== run 1 ==
Design CPUSystem, start of the top module:
module CPUSystem(Clock, Reset, T, Mem_Address, Mem_WData, Mem_RData, Mem_Read, Mem_Write);
make LEC_CHECK=0 ABC_AREA=1 CAP_MARGIN=10 CELL_PAD_IN_SITES_DETAIL_PLACEMENT=0 CELL_PAD_IN_SITES_GLOBAL_PLACEMENT=0 CORE_ASPECT_RATIO=0.82 CORE_MARGIN=2 CORE_UTILIZATION=72 CTS_CLUSTER_DIAMETER=231 GPL_ROUTABILITY_DRIVEN=1 MAX_ROUTING_LAYER=met5 MIN_ROUTING_LAYER=met1 PLACE_DENSITY=0.37 SETUP_SLACK_MARGIN=-0.06 SLEW_MARGIN=30 finish   # period 5.11 ns
run.sh (not shown) runs the stock make flow with config.mk's settings and CLKGATE_MAP_FILE=.
No crash in run 1: every stage finished, but the layout fails its final checks due to negative setup slack.
Setup changes, run 1 to run 2
- a deleted CELL_PAD_IN_SITES_DETAIL_PLACEMENT that had been 0
- a deleted MAX_ROUTING_LAYER that had been met5
- a deleted GPL_ROUTABILITY_DRIVEN that had been 1
- a deleted SETUP_SLACK_MARGIN that had been -0.06
- a deleted CORE_ASPECT_RATIO that had been 0.82
- an added PLACE_DENSITY_LB_ADDON of 0.19
- a deleted CELL_PAD_IN_SITES_GLOBAL_PLACEMENT that had been 0
- a change of SLEW_MARGIN from 30 to 20
- a deleted MIN_ROUTING_LAYER that had been met1
- a change of CAP_MARGIN from 10 to 20
- a deleted PLACE_DENSITY that had been 0.37
- a deleted CTS_CLUSTER_DIAMETER that had been 231
- a change of the clock period (ns, I/O delays scaled along) from 5.11 to 5.37
==> results <==
Run 2 -> stages 100% | layout checks FAIL | negative setup slack. Sort run 1 and run 2 by register-to-register setup slack desc -> top: run 2. Of the two values seen for slowest library cell on the worst path, sky130_fd_sc_hd__dfxtp_4 was produced by run 1 and sky130_fd_sc_hd__fa_2 by run 2. On register fraction of the total cell area, run 1 and run 2 are basically level. Run 2 vs run 1, clock network power share went up by 0.7 points. Between run 1 and run 2, the final design instance area without fill figures differ only marginally. Higher final critical-path setup slack among run 1 and run 2: run 2. Number of filler instances in the final layout ended up 57 higher on run 2 than on run 1. Half-perimeter wire length of the detailed placement result deteriorates in run 2 relative to run 1. The higher total wire length came out of run 2. The lower tapcell count came out of run 1.
diff inputs: run 2 => run 3
- PLACE_DENSITY_LB_ADDON: 0.19 -> unset
- CTS_CLUSTER_SIZE: unset -> 100
- CTS_CLUSTER_DIAMETER: unset -> 172
- the clock period (ns, I/O delays scaled along): 5.37 -> 4.31
==> comparison <==
- Run 3: it failed during global routing (5_1_grt), and the tool reported GRT-0232.
- As far as area figure in the yosys stat output goes, run 3 and run 2 are indistinguishable; the numbers are identical.
- Looking at run 2 and run 3, the portion of netlist area occupied by mux cells is a wash.
- Comparing run 2 against run 3, there is no change at all in number of distinct standard cells referenced by the synthesized netlist.
--- input diff run 3..run 4 ---
- removing CTS_CLUSTER_DIAMETER (formerly 172)
- removing CTS_CLUSTER_SIZE (formerly 100)
- setting PLACE_DENSITY_LB_ADDON to 0.09 for the first time
- changing CORE_UTILIZATION from 72 to 41
- changing the clock period (ns, I/O delays scaled along) from 4.31 to 12.0
==> comparison <==
Run 3 never completed; the flow aborted with a tool error in global routing (5_1_grt).
In summary, run 4 completed successfully, with a layout that passed the timing, DRC and antenna checks.
Looking at buffer count from post-CTS setup fixing, run 4 sits 21 lower than run 3 does.
Changes observed in run 4 relative to run 3: worst slack at placement went up; total half-perimeter wirelength after legalization and detailed placement went up; chip height went up; total placed instance area went down.
> inputs changed (run 4 -> run 5)
- CELL_PAD_IN_SITES_DETAIL_PLACEMENT: unset -> 1
- MAX_ROUTING_LAYER: unset -> met4
- CAP_MARGIN: 20 -> 40
Findings:
- Run 5 vs run 4 — final critical delay including setup and external delays rose 0.017 ns.
- Routed wire in run 5 totals more than in run 4.
- Comparing run 4 and run 5, the lower combinational logic power was measured on run 4.
Input changes introduced in run 6 (baseline for comparison: run 5):
- swapping 41 for 60 in CORE_UTILIZATION
- clearing CELL_PAD_IN_SITES_DETAIL_PLACEMENT, which used to be 1
- clearing PLACE_DENSITY_LB_ADDON, which used to be 0.09
- swapping 40 for 20 in CAP_MARGIN
- clearing MAX_ROUTING_LAYER, which used to be met4
- clearing ABC_AREA, which used to be 1
- swapping 12.0 for 8.38 in the clock period (ns, I/O delays scaled along)
Results
- Run 6 did not stop at any stage, and its layout met the timing, DRC and antenna checks.
- Diff run 5 -> run 6: sequential cell count of the final layout flat; utilization after layout picked up an extra 19 points; clock buffer instance count of the final layout now smaller; mean area per synthesized cell went up.
- Largest driver fanout on the critical path up 19 in run 6 wrt run 5

* * *

Starting RTL as in the previous note.
Settings: LEC_CHECK=0, ABC_AREA=1, CAP_MARGIN=15, CELL_PAD_IN_SITES_DETAIL_PLACEMENT=0, CELL_PAD_IN_SITES_GLOBAL_PLACEMENT=3, CORE_ASPECT_RATIO=0.82, CORE_MARGIN=2, CORE_UTILIZATION=30, GPL_ROUTABILITY_DRIVEN=1, MAX_ROUTING_LAYER=met5, MIN_ROUTING_LAYER=met2, PLACE_DENSITY_LB_ADDON=0.24, SETUP_SLACK_MARGIN=-0.87, SLEW_MARGIN=10, TNS_END_PERCENT=80; clock period 11.0 ns.
Rerun with:
Settings changed: ABC_AREA 1 to unset, CAP_MARGIN 15 to 20, CELL_PAD_IN_SITES_DETAIL_PLACEMENT 0 to unset, CELL_PAD_IN_SITES_GLOBAL_PLACEMENT 3 to unset, CORE_ASPECT_RATIO 0.82 to unset, CORE_UTILIZATION 30 to 57, GPL_ROUTABILITY_DRIVEN 1 to unset, MAX_ROUTING_LAYER met5 to unset, MIN_ROUTING_LAYER met2 to unset, PLACE_DENSITY_LB_ADDON 0.24 to unset, SETUP_SLACK_MARGIN -0.87 to 2.67, SLEW_MARGIN 10 to 20, TNS_END_PERCENT 80 to unset.
Clock period 11.0 ns to 9.34 ns, I/O delays scaled along.
Result: Setup slack is about the same; global-route usage goes down by 4.2 points; clock-buffer cell count goes down by 12; hold slack gains 0.0054 ns; wire length goes down by about 25%; via count goes down by about 30%; die area goes down by 47%; utilization goes up by 30 points; critical path depth goes down by 5; power goes down by about 30%; clock power goes down by about 8%.
Rerun with:
Settings changed: CORE_UTILIZATION 57 to 72, CTS_CLUSTER_DIAMETER set to 47, CTS_CLUSTER_SIZE set to 31, PLACE_DENSITY set to 0.64.
Clock period 9.34 ns to 14.4 ns, I/O delays scaled along.
- clock power falls by 30%
- via count rises by 3.4%
- sequential power falls by 35%
- wire length falls by 2.4%
- hold slack is worse by 0.010 ns
- synthesized area is unchanged
- utilization rises by 12 points
- worst setup slack is better by 2.2 ns
- design area falls by 5.2%
- non-clock buffer count falls by 65
- sequential cell count is unchanged
Rerun with:
Settings changed: CORE_UTILIZATION 72 to 37, CTS_CLUSTER_DIAMETER 47 to unset, CTS_CLUSTER_SIZE 31 to unset, PLACE_DENSITY 0.64 to unset, SETUP_SLACK_MARGIN 2.67 to unset.
Clock period 14.4 ns to 9.2 ns, I/O delays scaled along.
Outcome: Die area climbs by 92%. Count of clock-buffer cells in the layout climbs by 10. Synthesized cell count stays the same. First-iteration DRC count drops by 45%. Final cell count climbs by 11%.
Rerun with:
Settings changed: CORE_UTILIZATION 37 to 72.
Clock period 9.2 ns to 6.17 ns, I/O delays scaled along.
After rerunning:
- This time the run completed and failed the layout checks on setup timing
- clock power increases by well over a third
- synthesized cell count stays the same
- wire length shrinks by a few percent
Rerun with:
Settings changed: ABC_AREA set to 1, PLACE_DENSITY_LB_ADDON set to 0.19.
Clock period 6.17 ns to 5.32 ns, I/O delays scaled along.
After rerunning: The changed run reached the layout checks and failed them: setup timing; power is higher by 97%; worst setup slack is worse by 0.68 ns; wire length is higher by 8.2%; cell area is higher by 5.3%; register-to-register slack is worse by 0.18 ns.
Power is estimated from default activity; no workload was simulated.
